Setup of job 7098:
==> flow/design.v <==
`timescale 10ns/1ns
module servo( input clk, input rst, output reg PWM, input [1:0]boton_cambiar_grados );
integer contador;
integer frecuencia;
integer auxContador;
reg C;
always@(posedge clk) begin
if (rst) begin
	PWM<=0;
	contador<=0;
end else begin
PWM<=~boton_cambiar_grados;
	auxContador=auxContador+1;
	if(boton_cambiar_grados==1)
		begin
				contador<= contador +1;                      
				if (contador< 75_000) 
				begin
					PWM <= 1;
				end
				else
				if (contador < 1_900_000)  
				begin
				PWM <= 0;
				end
	end			
	else if(boton_cambiar_grados==2)
		begin
				contador<= contador +1;                      
				if (contador<150_000)  
				begin
					PWM <= 1;
				end
				else
				if (contador < 1_850_000)  
				begin
				PWM <= 0;
				end
	end	
	else if(boton_cambiar_grados==3)
		begin
				contador<= contador +1;                      
				if (contador<240_000)	 
				begin
					PWM <= 1;
				end
				else
				if (contador < 1_800_000)  
				begin
				PWM <= 0;
				end
	end
	if(contador >=2_100_000)  
	begin
		contador <= 0;
	end			
end
end
 endmodule 
module ultrasonido1(input ultra, input clk, input rst, input echo, output reg done, output reg trigger, output reg [15:0] distance);
	parameter divH = 1000; 
	parameter divL = 2000;
	integer countF;
	integer countEcho;
	always @(posedge clk) begin 
		if (rst | ultra) 
		begin 
			countF <= 0;
			trigger <= 0;
		end 
		else 
		begin
			countF <= countF +1;  
			if (countF < divH+1)
				trigger <= 1;
			else
			if (countF < divL+1)
				trigger <= 0;
			else 
				countF <= 0;
		end
	end
	always @(posedge clk) begin
		if (rst) begin
			countEcho <= 0;
			done <= 0;
			distance <= 0;
		end
		else if (echo == 1) begin
			countEcho <= countEcho +1;
			done <= 0;
		end
		else
		begin
			if (echo == 0 & countEcho != 0)	
				distance <= (~countEcho*340)/2000000;
				countEcho <=0;
				done <= 1; 	
		end
	end
endmodule
`timescale 10ns/1ns
 module radar(  input clk, input rst, input echo, input [1:0] boton_cambiar_grados, output done, output trigger,
 output [15:0] distance, output PWM, input ultra);
 servo   servo( .clk (clk), .rst(rst), .PWM(PWM), .boton_cambiar_grados(boton_cambiar_grados));
 ultrasonido1 ultrasonido2( .ultra(ultra), .clk(clk), .rst(rst),  .echo(echo), .done(done), .trigger(trigger),.distance(distance));
 endmodule
make LEC_CHECK=0 ABC_AREA=1 CAP_MARGIN=20 CORE_MARGIN=2 CORE_UTILIZATION=72 CTS_CLUSTER_DIAMETER=219 CTS_CLUSTER_SIZE=48 HOLD_SLACK_MARGIN=0.29 PLACE_DENSITY_LB_ADDON=0.19 SETUP_SLACK_MARGIN=-1.01 SLEW_MARGIN=20 TNS_END_PERCENT=5 finish   # period 13.5 ns
run.sh (not shown) runs the stock make flow with config.mk's settings and CLKGATE_MAP_FILE=.
Job 7098 did not run to completion, as it errored out during clock tree synthesis.
What job 5967 does differently from job 7098 at the input level:
==> flow/config.mk <==
export PLATFORM = sky130hd
export DESIGN_NAME = radar
export DESIGN_NICKNAME = radar
export VERILOG_FILES = /design/flow/design.v
export SDC_FILE = /design/flow/constraint.sdc
export NUM_CORES = 4
export LEC_CHECK = 0
export ABC_AREA = 1
export CAP_MARGIN = 40
export CORE_MARGIN = 2
export CORE_UTILIZATION = 72
export CTS_CLUSTER_SIZE = 98
export PLACE_DENSITY = 0.35
export SLEW_MARGIN = 20
==> flow/constraint.sdc <==
create_clock -name core_clock -period 12.0 [get_ports {clk}]
set_input_delay 2.4000 -clock core_clock [delete_from_list [all_inputs] [get_ports {clk}]]
set_output_delay 2.4000 -clock core_clock [all_outputs]
set_load 0.01 [all_outputs]
Findings:
Synthesis area per yosys across job 5967 and job 7098: no real change. Initial cell density of the core: job 5967 vs job 7098 identical. Comparing job 5967 against job 7098, there is no change at all in xor and xnor area share after synthesis. Job 7098 -> job 5967: top-level I/O count delta 0, exact match. Job 7098 -> job 5967: count of different cell masters after synthesis delta 0, exact match. No final results exist for job 5967, since it was stopped by error DPL-0033 during detailed placement.
Setup changes, job 5967 to job 9613
diff --git a/flow/config.mk b/flow/config.mk
--- a/flow/config.mk
+++ b/flow/config.mk
@@ -11,4 +11,4 @@
 export CORE_UTILIZATION = 72
-export CTS_CLUSTER_SIZE = 98
-export PLACE_DENSITY = 0.35
+export CTS_CLUSTER_SIZE = 72
+export PLACE_DENSITY_LB_ADDON = 0.06
 export SLEW_MARGIN = 20
## What came out
The log for job 9613 ends in detailed placement with error DPL-0033, so the run never completed. In the summary table, job 5967 is marked failed, with error DPL-0033 raised in detailed placement. Going from job 5967 to job 9613, net count of the mapped netlist barely changed, final weighted congestion of routability-driven global placement went down by about 4.6%, tally of buffers added on design ports was more or less identical, number of flops mapped to enable cells by yosys saw little to no change, async set-or-reset flop fraction in the synthesized netlist has remained practically unchanged.
Inputs modified between job 9613 and job 2307:
diff --git a/flow/config.mk b/flow/config.mk
--- a/flow/config.mk
+++ b/flow/config.mk
@@ -8,7 +8,7 @@
 export ABC_AREA = 1
-export CAP_MARGIN = 40
+export CAP_MARGIN = 20
 export CORE_MARGIN = 2
 export CORE_UTILIZATION = 72
-export CTS_CLUSTER_SIZE = 72
-export PLACE_DENSITY_LB_ADDON = 0.06
+export PLACE_DENSITY = 0.36
 export SLEW_MARGIN = 20
+export TNS_END_PERCENT = 15
==> flow/constraint.sdc <==
create_clock -name core_clock -period 16.8 [get_ports {clk}]
set_input_delay 3.3600 -clock core_clock [delete_from_list [all_inputs] [get_ports {clk}]]
set_output_delay 3.3600 -clock core_clock [all_outputs]
set_load 0.01 [all_outputs]
--- outcome ---
Both conditions hold for job 2307: the flow ran to the end and the final layout passed the timing, design-rule and antenna checks. Going from job 9613 to job 2307, die size held steady; area after synthesis held steady; synthesized cell count held steady; synthesis area per yosys held steady; area inside the core boundary held steady. From job 9613 to job 2307 the numbers moved as follows: final estimated routing congestion in global placement did not really move; async set-reset flop share out of synthesis did not really move; number of nets at floorplan did not really move. Between job 2307 and job 9613, the difference in number of flip-flops and latches in the synthesized netlist is negligible. Comparing job 9613 with job 2307, the yosys cell count came out essentially unchanged. Comparing job 9613 with job 2307, the share of synthesized cell area in and-or and or-and compound cells came out essentially unchanged.
diff inputs: job 2307 => job 6755
diff --git a/flow/config.mk b/flow/config.mk
--- a/flow/config.mk
+++ b/flow/config.mk
@@ -11,4 +11,4 @@
 export CORE_UTILIZATION = 72
-export PLACE_DENSITY = 0.36
+export CTS_CLUSTER_SIZE = 15
+export PLACE_DENSITY_LB_ADDON = 0.06
 export SLEW_MARGIN = 20
-export TNS_END_PERCENT = 15
==> flow/constraint.sdc <==
create_clock -name core_clock -period 12.0 [get_ports {clk}]
set_input_delay 2.4000 -clock core_clock [delete_from_list [all_inputs] [get_ports {clk}]]
set_output_delay 2.4000 -clock core_clock [all_outputs]
set_load 0.01 [all_outputs]
Notes after the runs:
- Die extent in x: job 6755 vs job 2307 identical
- Comparing job 2307 against job 6755, there is no change at all in die height.
- Re die area: no difference whatsoever between job 2307 and job 6755.
- Comparing job 2307 against job 6755, there is no change at all in and-or/or-and share of the synthesized area.
- Job 6755 never completed, since it errored out during detailed placement.
- Yosys stat chip area: job 2307 vs job 6755 — no meaningful difference
- Re mean cell area of the mapped netlist: no difference whatsoever between job 2307 and job 6755.
- Diff job 2307 -> job 6755: weighted congestion at the end of routability-driven global placement closely matched the old numbers, I/O pin count closely matched the old numbers.
